job 101:
==> flow/design.v <==
`timescale 1ns / 1ps
module mat_mul #
	(
        parameter integer DIM_LOG = 2,     
        parameter integer DIM = 2**DIM_LOG,
        parameter integer SIZE = DIM*DIM,
        parameter integer SIZE_LOG = 2*DIM_LOG,
        parameter integer DATA_WIDTH = 32
    )
    (
		input wire  s00_axi_aclk,
		input wire  s00_axi_aresetn,
		output wire  s00_axis_tready,
		input wire [DATA_WIDTH-1 : 0] s00_axis_tdata,
		input wire  s00_axis_tlast,
        input wire  s00_axis_tvalid,
		output wire  m00_axis_tvalid,
        output wire [DATA_WIDTH-1 : 0] m00_axis_tdata,
        output wire [(DATA_WIDTH/8)-1 : 0] m00_axis_tstrb,
        output wire  m00_axis_tlast,
        input wire  m00_axis_tready,
        input wire sel,
        input wire start
    );
	reg busy;               
	reg item_done;          
	reg matrix_done;        
	reg start_transfer;     
	reg transfer;           
	reg last_transfer;      
	reg mac_enable;         
    reg [DATA_WIDTH-1 : 0] mem_A [0 : SIZE-1];  
    reg [DATA_WIDTH-1 : 0] mem_B [0 : SIZE-1];  
    reg [DATA_WIDTH-1 : 0] mem_R [0 : SIZE-1];  
    reg [DATA_WIDTH-1 : 0] mat_A;    
    reg [DATA_WIDTH-1 : 0] mat_B;    
    reg [DATA_WIDTH-1 : 0] mat_R;    
    reg [SIZE_LOG-1 : 0] addr_stream_in;     
    reg [SIZE_LOG-1 : 0] addr_stream_out;    
    wire [SIZE_LOG-1 : 0] addr_A;    
    wire [SIZE_LOG-1 : 0] addr_B;    
    reg [SIZE_LOG-1 : 0] addr_R;     
    reg [DIM_LOG-1 : 0] row_cnt;     
    reg [DIM_LOG-1 : 0] col_cnt;     
    reg [DIM_LOG-1 : 0] tmp_cnt;     
    wire [DATA_WIDTH-1 : 0] mad;     
    reg [DATA_WIDTH-1 : 0] mac;      
    assign s00_axis_tready = !busy && !transfer && !start_transfer;  
    always @ (posedge s00_axi_aclk) begin
        if (!s00_axi_aresetn || s00_axis_tlast)
            addr_stream_in <= 0;
        else if (s00_axis_tready && s00_axis_tvalid)  
            addr_stream_in <= addr_stream_in + 1 ;  
    end
    always @ (posedge s00_axi_aclk) begin 
        if (!busy && !transfer && !start_transfer && s00_axis_tready && s00_axis_tvalid && !sel)  
            mem_A [addr_stream_in] <= s00_axis_tdata;
        if (busy)  
            mat_A <= mem_A [addr_A];
    end
    always @ (posedge s00_axi_aclk) begin
        if (!busy && !transfer && !start_transfer && s00_axis_tready && s00_axis_tvalid && sel)  
            mem_B [addr_stream_in] <= s00_axis_tdata;
        if (busy)  
            mat_B <= mem_B [addr_B];
    end
    assign m00_axis_tstrb = 4'hf;    
    assign m00_axis_tdata = mat_R;        
    assign m00_axis_tlast = last_transfer;        
    assign m00_axis_tvalid = transfer;       
    wire load_R = start_transfer || (transfer && m00_axis_tready && !last_transfer);
    always @ (posedge s00_axi_aclk) begin
        if (!s00_axi_aresetn || busy )  
            addr_stream_out <= 0;
        else if (load_R)  
            addr_stream_out <= addr_stream_out + 1 ;  
    end
    always @ (posedge s00_axi_aclk) begin
        if (!s00_axi_aresetn)
            start_transfer <= 0;
        else
            start_transfer <= matrix_done ;  
    end
    always @ (posedge s00_axi_aclk) begin
        if (!s00_axi_aresetn || (last_transfer && m00_axis_tready) )  
            transfer <= 0;
        else if (start_transfer)  
            transfer <= 1;
    end
    always @ (posedge s00_axi_aclk) begin
        if (!s00_axi_aresetn)
            last_transfer <= 0;
        else if (load_R)
            last_transfer <= (addr_stream_out == SIZE - 1) ;
        else if (transfer && m00_axis_tready)
            last_transfer <= 0;  
    end
    always @ (posedge s00_axi_aclk) begin
        if (item_done)  
            mem_R [addr_R] <= mad;  
        if (load_R)  
            mat_R <= mem_R [addr_stream_out];
    end
    always @ (posedge s00_axi_aclk) begin
        if (!s00_axi_aresetn || matrix_done )  
            busy <= 0;
        else if (start)  
            busy <= 1'b1;
    end
    always @ (posedge s00_axi_aclk) begin
        if (!s00_axi_aresetn)
            item_done <= 0;
        else
            item_done <= (tmp_cnt == DIM - 1) ;  
    end
    always @ (posedge s00_axi_aclk) begin
        if (!s00_axi_aresetn)
            matrix_done <= 0;
        else
            matrix_done <= (col_cnt == DIM-1) && (row_cnt == DIM-1) && (tmp_cnt == DIM-1) ;  
    end
    always @ (posedge s00_axi_aclk) begin
        if (!s00_axi_aresetn || (tmp_cnt == DIM ) || start )  
            tmp_cnt <= 0;
        else if (busy)  
            tmp_cnt <= tmp_cnt + 1;
    end
    always @ (posedge s00_axi_aclk) begin
        if (!s00_axi_aresetn || col_cnt==DIM && tmp_cnt==DIM || start )  
            col_cnt <= 0;
        else if (tmp_cnt==DIM -1 && col_cnt<DIM)  
            col_cnt <= col_cnt + 1;
    end
    always @ (posedge s00_axi_aclk) begin
        if (!s00_axi_aresetn || row_cnt==DIM && col_cnt==DIM && tmp_cnt==DIM || start )  
            row_cnt <= 0;
        else if (tmp_cnt==DIM -1 && col_cnt==DIM-1 && row_cnt<DIM)  
            row_cnt <= row_cnt + 1;
    end
    assign addr_A = row_cnt * DIM + tmp_cnt ;  
    assign addr_B = tmp_cnt * DIM + col_cnt ;  
    always @ (posedge s00_axi_aclk) begin
        if (!s00_axi_aresetn || start)
            addr_R <= 0;
        else if (item_done)  
            addr_R <= addr_R + 1;  
    end
    assign mad = mat_A * mat_B + mac;
    always @ (posedge s00_axi_aclk) begin
       if (!s00_axi_aresetn || item_done || start )  
           mac <= 0;
       else if (mac_enable)
           mac <= mad ;  
    end
    always @ (posedge s00_axi_aclk) begin
       if (!s00_axi_aresetn)
           mac_enable <= 0;
       else
           mac_enable <= busy ;  
    end
endmodule
clock: 4.8 ns
lec_check: 0
abc_area: 1
cap_margin: 20
core_aspect_ratio: 1.46
core_margin: 2
core_utilization: 72
cts_cluster_size: 10
place_density: 0.6
setup_slack_margin: 1.09
slew_margin: 20
run.sh (not shown) runs the stock make flow with config.mk's settings and CLKGATE_MAP_FILE=.
Job 101 finished every stage; the final checks, however, were not passed, the failures being negative setup slack.
### job 101 -> job 102
# job 101
export LEC_CHECK = 0
export ABC_AREA = 1
export CAP_MARGIN = 20
export CORE_ASPECT_RATIO = 1.46
export CORE_MARGIN = 2
export CORE_UTILIZATION = 72
export CTS_CLUSTER_SIZE = 10
export PLACE_DENSITY = 0.6
export SETUP_SLACK_MARGIN = 1.09
export SLEW_MARGIN = 20
create_clock -name core_clock -period 4.8 [get_ports {s00_axi_aclk}]
# job 102
export LEC_CHECK = 0
export CAP_MARGIN = 20
export CORE_MARGIN = 2
export CORE_UTILIZATION = 40
export PLACE_DENSITY = 0.6
export SLEW_MARGIN = 20
create_clock -name core_clock -period 10.0 [get_ports {s00_axi_aclk}]
## What came out
Job 102: all stages complete, timing, DRC and antenna checks passed. For job 101, the critical path launch point was mat_B[2], unlike job 102, where it was mat_B[7]. Changes observed in job 102 relative to job 101: logic share of the area went up by 0.19 points, fmax shows a reduction of about 17%, hold-critical path depth went down 1, met2 routing resource usage after global routing went down 32 points. In the metrics for job 101 and job 102, the one carrying the lower cell area after synthesis is job 102. Area of all placed cells without fillers ends up higher on job 101. Job 101 -> job 102: depth of the most critical reg-to-reg path decreased by more than 10%.
### job 102 -> job 103
# job 102
export LEC_CHECK = 0
export CAP_MARGIN = 20
export CORE_MARGIN = 2
export CORE_UTILIZATION = 40
export PLACE_DENSITY = 0.6
export SLEW_MARGIN = 20
create_clock -name core_clock -period 10.0 [get_ports {s00_axi_aclk}]
# job 103
export LEC_CHECK = 0
export CAP_MARGIN = 20
export CORE_MARGIN = 2
export CORE_UTILIZATION = 67
export CTS_CLUSTER_SIZE = 25
export PLACE_DENSITY = 0.6
export SLEW_MARGIN = 20
create_clock -name core_clock -period 9.58 [get_ports {s00_axi_aclk}]
Findings:
- Worst-case setup margin in the final layout, job 102 and job 103: larger value in job 102
- All of job 102 and job 103 finish clean.
- Compared job 103 against job 102; clock-pin transition on the worst setup and hold timing paths within noise.
- There was hardly any difference in via count of the first global-routing pass between job 103 and job 102.
- Total stage count of the critical path (lower): job 102
The following lists how job 104 was set up differently from job 103:
# job 103
export LEC_CHECK = 0
export CAP_MARGIN = 20
export CORE_MARGIN = 2
export CORE_UTILIZATION = 67
export CTS_CLUSTER_SIZE = 25
export PLACE_DENSITY = 0.6
export SLEW_MARGIN = 20
create_clock -name core_clock -period 9.58 [get_ports {s00_axi_aclk}]
# job 104
export LEC_CHECK = 0
export ABC_AREA = 1
export CAP_MARGIN = 20
export CORE_MARGIN = 2
export CORE_UTILIZATION = 72
export CTS_CLUSTER_DIAMETER = 66
export PLACE_DENSITY = 0.6
export SLEW_MARGIN = 20
create_clock -name core_clock -period 5.51 [get_ports {s00_axi_aclk}]
Notes after the runs:
Final checks on job 104, whose flow otherwise completed, came back failing, citing negative setup slack.
Re non-clock buffer area fraction after layout: job 104 is 3.0 points up on job 103.
Via count of the first global-routing pass in job 104 is 32% higher than in job 103
Of job 104 and job 103, job 103 shows the lower estimated wirelength of the detail-placed design, with job 104 above it.
Job 104 ends up with a total wire length after detailed routing that is 16% higher than in job 103.
> inputs changed (job 104 -> job 105)
# job 104
export LEC_CHECK = 0
export ABC_AREA = 1
export CAP_MARGIN = 20
export CORE_MARGIN = 2
export CORE_UTILIZATION = 72
export CTS_CLUSTER_DIAMETER = 66
export PLACE_DENSITY = 0.6
export SLEW_MARGIN = 20
create_clock -name core_clock -period 5.51 [get_ports {s00_axi_aclk}]
# job 105
export LEC_CHECK = 0
export CAP_MARGIN = 20
export CORE_MARGIN = 2
export CORE_UTILIZATION = 40
export PLACE_DENSITY = 0.6
export SLEW_MARGIN = 20
create_clock -name core_clock -period 8.65 [get_ports {s00_axi_aclk}]
[summary]
- The more densely filled core belongs to job 104, not job 105.
- Diff job 105 and job 104: signal arrival time at the worst endpoint lower in job 104
- In job 105, final-layout clock-cell area share is higher than in job 104.
- Looking only at area of the chip, and setting everything else aside, the higher value of job 105 and job 104 goes to job 105.
- Of job 105 and job 104, it is job 105 that has the higher layout clock buffer count.
- Job 105: flow completed, timing, DRC and antenna clean
- Job 105 vs. job 104: netlist area before placement now sits lower; multi-input gate share of the layout cell area now sits at about the same level; sum of met3 wire segment lengths after detailed routing now sits lower.
- Job 105: post-layout worst setup margin 2.21 ns above job 104
- Comparing job 105 and job 104, the higher number of gates given a new drive strength after cts is on job 104.
- Worst-path cell with the longest stage delay: edfxtp_1 -> job 105, fa_1 -> job 104
- Job 104 vs job 105, termination of the worst setup path: mac[22] vs mac[29]
